## reflex_core
module reflex_core (
    input wire clk,                   
    input wire rst_n,                 
    input wire signed [15:0] z_pos,   
    input wire signed [15:0] z_vel,   
    input wire signed [15:0] kp_gain,
    input wire signed [15:0] kd_gain,
    input wire signed [15:0] vel_threshold,  
    output reg signed [15:0] u_out,   
    output reg guardian_active        
);
    reg signed [31:0] p_term;
    reg signed [31:0] d_term;
    reg signed [31:0] raw_sum;
    localparam signed [15:0] MAX_OUT = 16'd2000;   
    localparam signed [15:0] MIN_OUT = -16'd2000;  
    always @(posedge clk or negedge rst_n) begin
        if (!rst_n) begin
            u_out <= 16'd0;
            guardian_active <= 1'b0;
            p_term <= 32'd0;
            d_term <= 32'd0;
        end else begin
            if (($signed(z_vel) > $signed(vel_threshold)) || 
                ($signed(z_vel) < -$signed(vel_threshold))) begin
                guardian_active <= 1'b1;
                d_term <= z_vel * (kd_gain <<< 1); 
            end else begin
                guardian_active <= 1'b0;
                d_term <= z_vel * kd_gain;
            end
            p_term <= z_pos * kp_gain;  
            raw_sum = -(p_term + d_term); 
            if (raw_sum > MAX_OUT) 
                u_out <= MAX_OUT;
            else if (raw_sum < MIN_OUT) 
                u_out <= MIN_OUT;
            else
                u_out <= raw_sum[15:0];  
        end
    end
endmodule
For scale: ~3600 cells after synthesis, about 99 I/O pins, about 27000 sq um of cells after synthesis.
Settings: LEC_CHECK=0, ABC_AREA=1, CAP_MARGIN=20, CORE_MARGIN=2, CORE_UTILIZATION=68, CTS_CLUSTER_SIZE=99, PLACE_DENSITY=0.41, SETUP_SLACK_MARGIN=1.01, SLEW_MARGIN=20, TNS_END_PERCENT=5; clock period 4.32 ns.
run.sh (not shown) runs the stock make flow with config.mk's settings and CLKGATE_MAP_FILE=.
The starting point never finished: it broke off in global routing.
Rerun with:
- CORE_UTILIZATION: 68 -> 72
- CTS_CLUSTER_DIAMETER: default -> 247
- PLACE_DENSITY: 0.41 -> 0.39
- SETUP_SLACK_MARGIN: 1.01 -> default
- TNS_END_PERCENT: 5 -> default
- clock period: 4.32 -> 6.4 ns (I/O delays scaled with it)
The new run aborted during global routing (GRT-0116). Die size came out lower by 5.4%. Synthesized cell count stays the same. Synthesized area does not change.

========
reflex_core again, from the RTL that the note above started with.
clock: 6.38 ns
lec_check: 0
cap_margin: 20
core_margin: 2
core_utilization: 72
cts_cluster_diameter: 354
cts_cluster_size: 34
hold_slack_margin: -0.09
place_density: 0.37
setup_slack_margin: -0.48
slew_margin: 20
The starting point finished but failed the layout checks on setup timing.
Next try:
- CORE_UTILIZATION: 72 -> 71
- CTS_CLUSTER_DIAMETER: 354 -> unset
- CTS_CLUSTER_SIZE: 34 -> unset
- HOLD_SLACK_MARGIN: -0.09 -> unset
- PLACE_DENSITY: 0.37 -> unset
- SETUP_SLACK_MARGIN: -0.48 -> 1.87
- clock period: 6.38 -> 6.32 ns (I/O delays scaled with it)
Effect: The new run aborted during global routing; synthesized cell count stays the same; synthesized area does not change; die size increases by 1.4%.
Next try:
- CORE_UTILIZATION: 71 -> 40
- SETUP_SLACK_MARGIN: 1.87 -> unset
- clock period: 6.32 -> 7.78 ns (I/O delays scaled with it)
After rerunning:
- The changed run finished clean
- area after synthesis is unchanged
- synthesized cell count does not change
- die area goes up by about 80%

========
Setup of nickel:
The RTL this note starts from:
==> flow/design.v <==
module reflex_core (
    input wire clk,                   
    input wire rst_n,                 
    input wire signed [15:0] z_pos,   
    input wire signed [15:0] z_vel,   
    input wire signed [15:0] kp_gain,
    input wire signed [15:0] kd_gain,
    input wire signed [15:0] vel_threshold,  
    output reg signed [15:0] u_out,   
    output reg guardian_active        
);
    reg signed [31:0] p_term;
    reg signed [31:0] d_term;
    reg signed [31:0] raw_sum;
    localparam signed [15:0] MAX_OUT = 16'd2000;   
    localparam signed [15:0] MIN_OUT = -16'd2000;  
    always @(posedge clk or negedge rst_n) begin
        if (!rst_n) begin
            u_out <= 16'd0;
            guardian_active <= 1'b0;
            p_term <= 32'd0;
            d_term <= 32'd0;
        end else begin
            if (($signed(z_vel) > $signed(vel_threshold)) || 
                ($signed(z_vel) < -$signed(vel_threshold))) begin
                guardian_active <= 1'b1;
                d_term <= z_vel * (kd_gain <<< 1); 
            end else begin
                guardian_active <= 1'b0;
                d_term <= z_vel * kd_gain;
            end
            p_term <= z_pos * kp_gain;  
            raw_sum = -(p_term + d_term); 
            if (raw_sum > MAX_OUT) 
                u_out <= MAX_OUT;
            else if (raw_sum < MIN_OUT) 
                u_out <= MIN_OUT;
            else
                u_out <= raw_sum[15:0];  
        end
    end
endmodule
Settings: LEC_CHECK=0, CAP_MARGIN=20, CORE_MARGIN=2, CORE_UTILIZATION=37, CTS_CLUSTER_DIAMETER=214, CTS_CLUSTER_SIZE=100, GPL_ROUTABILITY_DRIVEN=0, HOLD_SLACK_MARGIN=-0.08, PLACE_DENSITY_LB_ADDON=0.29, SLEW_MARGIN=20, TNS_END_PERCENT=10; clock period 8.0 ns.
In summary, nickel completed successfully, with a layout that passed the timing, DRC and antenna checks.
Here is what was changed in the inputs of fjord compared with nickel.
# nickel
export LEC_CHECK = 0
export CAP_MARGIN = 20
export CORE_MARGIN = 2
export CORE_UTILIZATION = 37
export CTS_CLUSTER_DIAMETER = 214
export CTS_CLUSTER_SIZE = 100
export GPL_ROUTABILITY_DRIVEN = 0
export HOLD_SLACK_MARGIN = -0.08
export PLACE_DENSITY_LB_ADDON = 0.29
export SLEW_MARGIN = 20
export TNS_END_PERCENT = 10
create_clock -name core_clock -period 8.0 [get_ports {clk}]
# fjord
export LEC_CHECK = 0
export CAP_MARGIN = 20
export CORE_MARGIN = 2
export CORE_UTILIZATION = 66
export SLEW_MARGIN = 20
create_clock -name core_clock -period 6.32 [get_ports {clk}]
Notes after the runs:
- fjord finished every stage; the final checks, however, were not passed, the failures being negative setup slack.
- fjord vs. nickel: placed instance area grew by 2.1%.
- [compare] base=nickel new=fjord: final non-filler cell area grew by about 10%, wire length on met3 higher, number of stages on the worst hold path flat, die area now sits lower.
- fjord gives less horizontal extent of the die than nickel did.
- fjord vs. nickel: synthesized area barely changed, combined global-route utilization of all metal layers climbed 19 points.
Changes in lagoon relative to fjord:
# fjord
export LEC_CHECK = 0
export CAP_MARGIN = 20
export CORE_MARGIN = 2
export CORE_UTILIZATION = 66
export SLEW_MARGIN = 20
create_clock -name core_clock -period 6.32 [get_ports {clk}]
# lagoon
export LEC_CHECK = 0
export CAP_MARGIN = 20
export CORE_MARGIN = 2
export CORE_UTILIZATION = 72
export CTS_CLUSTER_SIZE = 14
export PLACE_DENSITY_LB_ADDON = 0.24
export SLEW_MARGIN = 20
create_clock -name core_clock -period 6.32 [get_ports {clk}]
==> results <==
Ran to the end and failed final checks on negative setup slack: lagoon.
lagoon vs. fjord: largest fanout of any net on the critical path decreased 2; total die area decreased about 8%; growth of design area from synthesis to finish decreased 0.35 points.
First-pass GRT wire length ends up lower on fjord.
Inputs modified between lagoon and onyx:
# lagoon
export LEC_CHECK = 0
export CAP_MARGIN = 20
export CORE_MARGIN = 2
export CORE_UTILIZATION = 72
export CTS_CLUSTER_SIZE = 14
export PLACE_DENSITY_LB_ADDON = 0.24
export SLEW_MARGIN = 20
create_clock -name core_clock -period 6.32 [get_ports {clk}]
# onyx
export LEC_CHECK = 0
export CAP_MARGIN = 20
export CORE_MARGIN = 2
export CORE_UTILIZATION = 40
export SLEW_MARGIN = 20
create_clock -name core_clock -period 8.0 [get_ports {clk}]
--- outcome ---
In onyx, non-filler instance count after layout is higher than in lagoon.
Looking only at non-clock buffer count, and setting everything else aside, the higher value of onyx and lagoon goes to lagoon.
onyx did not stop at any stage, and its layout met the timing, DRC and antenna checks.
Compared with lagoon, onyx shows share of the cycle needed by the critical path after routing lower by 27 points.
Measured against lagoon, the post-detailed-route via-to-cell ratio of onyx comes out at 0.74 times the reference value.
### onyx -> zinc
# onyx
export LEC_CHECK = 0
export CAP_MARGIN = 20
export CORE_MARGIN = 2
export CORE_UTILIZATION = 40
export SLEW_MARGIN = 20
create_clock -name core_clock -period 8.0 [get_ports {clk}]
# zinc
export LEC_CHECK = 0
export ABC_AREA = 1
export CAP_MARGIN = 20
export CORE_MARGIN = 2
export CORE_UTILIZATION = 19
export CTS_CLUSTER_SIZE = 21
export GPL_ROUTABILITY_DRIVEN = 0
export GPL_TIMING_DRIVEN = 0
export PLACE_DENSITY = 0.64
export SETUP_SLACK_MARGIN = 0.71
export SLEW_MARGIN = 20
export TNS_END_PERCENT = 20
create_clock -name core_clock -period 8.0 [get_ports {clk}]
## What came out
- Number of design-rule violations left by the first detailed-router iteration of zinc exceeds that of onyx by more than a quarter.
- Delta (zinc minus onyx): final area picked up an extra 5.0%, number of placement rows picked up an extra 46, yosys-reported design area after synthesis picked up an extra about 6%, global routing usage on met2 lost 14 points.
- Taking onyx as the reference, in zinc worst-case reg-to-reg path depth increased by 6 relative to the old numbers.
- Worst-case setup margin in the final layout for zinc: 0.55 ns up relative to onyx
The inputs of harbor differ from those of zinc as listed below.
# zinc
export LEC_CHECK = 0
export ABC_AREA = 1
export CAP_MARGIN = 20
export CORE_MARGIN = 2
export CORE_UTILIZATION = 19
export CTS_CLUSTER_SIZE = 21
export GPL_ROUTABILITY_DRIVEN = 0
export GPL_TIMING_DRIVEN = 0
export PLACE_DENSITY = 0.64
export SETUP_SLACK_MARGIN = 0.71
export SLEW_MARGIN = 20
export TNS_END_PERCENT = 20
create_clock -name core_clock -period 8.0 [get_ports {clk}]
# harbor
export LEC_CHECK = 0
export CAP_MARGIN = 20
export CORE_MARGIN = 2
export CORE_UTILIZATION = 48
export CTS_CLUSTER_SIZE = 21
export GPL_ROUTABILITY_DRIVEN = 0
export PLACE_DENSITY = 0.64
export SETUP_SLACK_MARGIN = 0.71
export SLEW_MARGIN = 20
export TNS_END_PERCENT = 20
create_clock -name core_clock -period 8.0 [get_ports {clk}]
Re cell area after synthesis: zinc was higher than harbor.
Area of the chip (harbor over zinc): decrease, about 60%
The maximum single-stage delay on the critical path of harbor is lower than that of zinc.
Per the comparison of harbor with zinc, number of detailed-routing iterations run before antenna repair now larger; clock buffer and inverter area fraction after layout did not really move; design area went down by about 1.8%.
Taking zinc as the reference, in harbor clock insertion delay at the later pin of the skew report flat; final core utilization up 36 points.
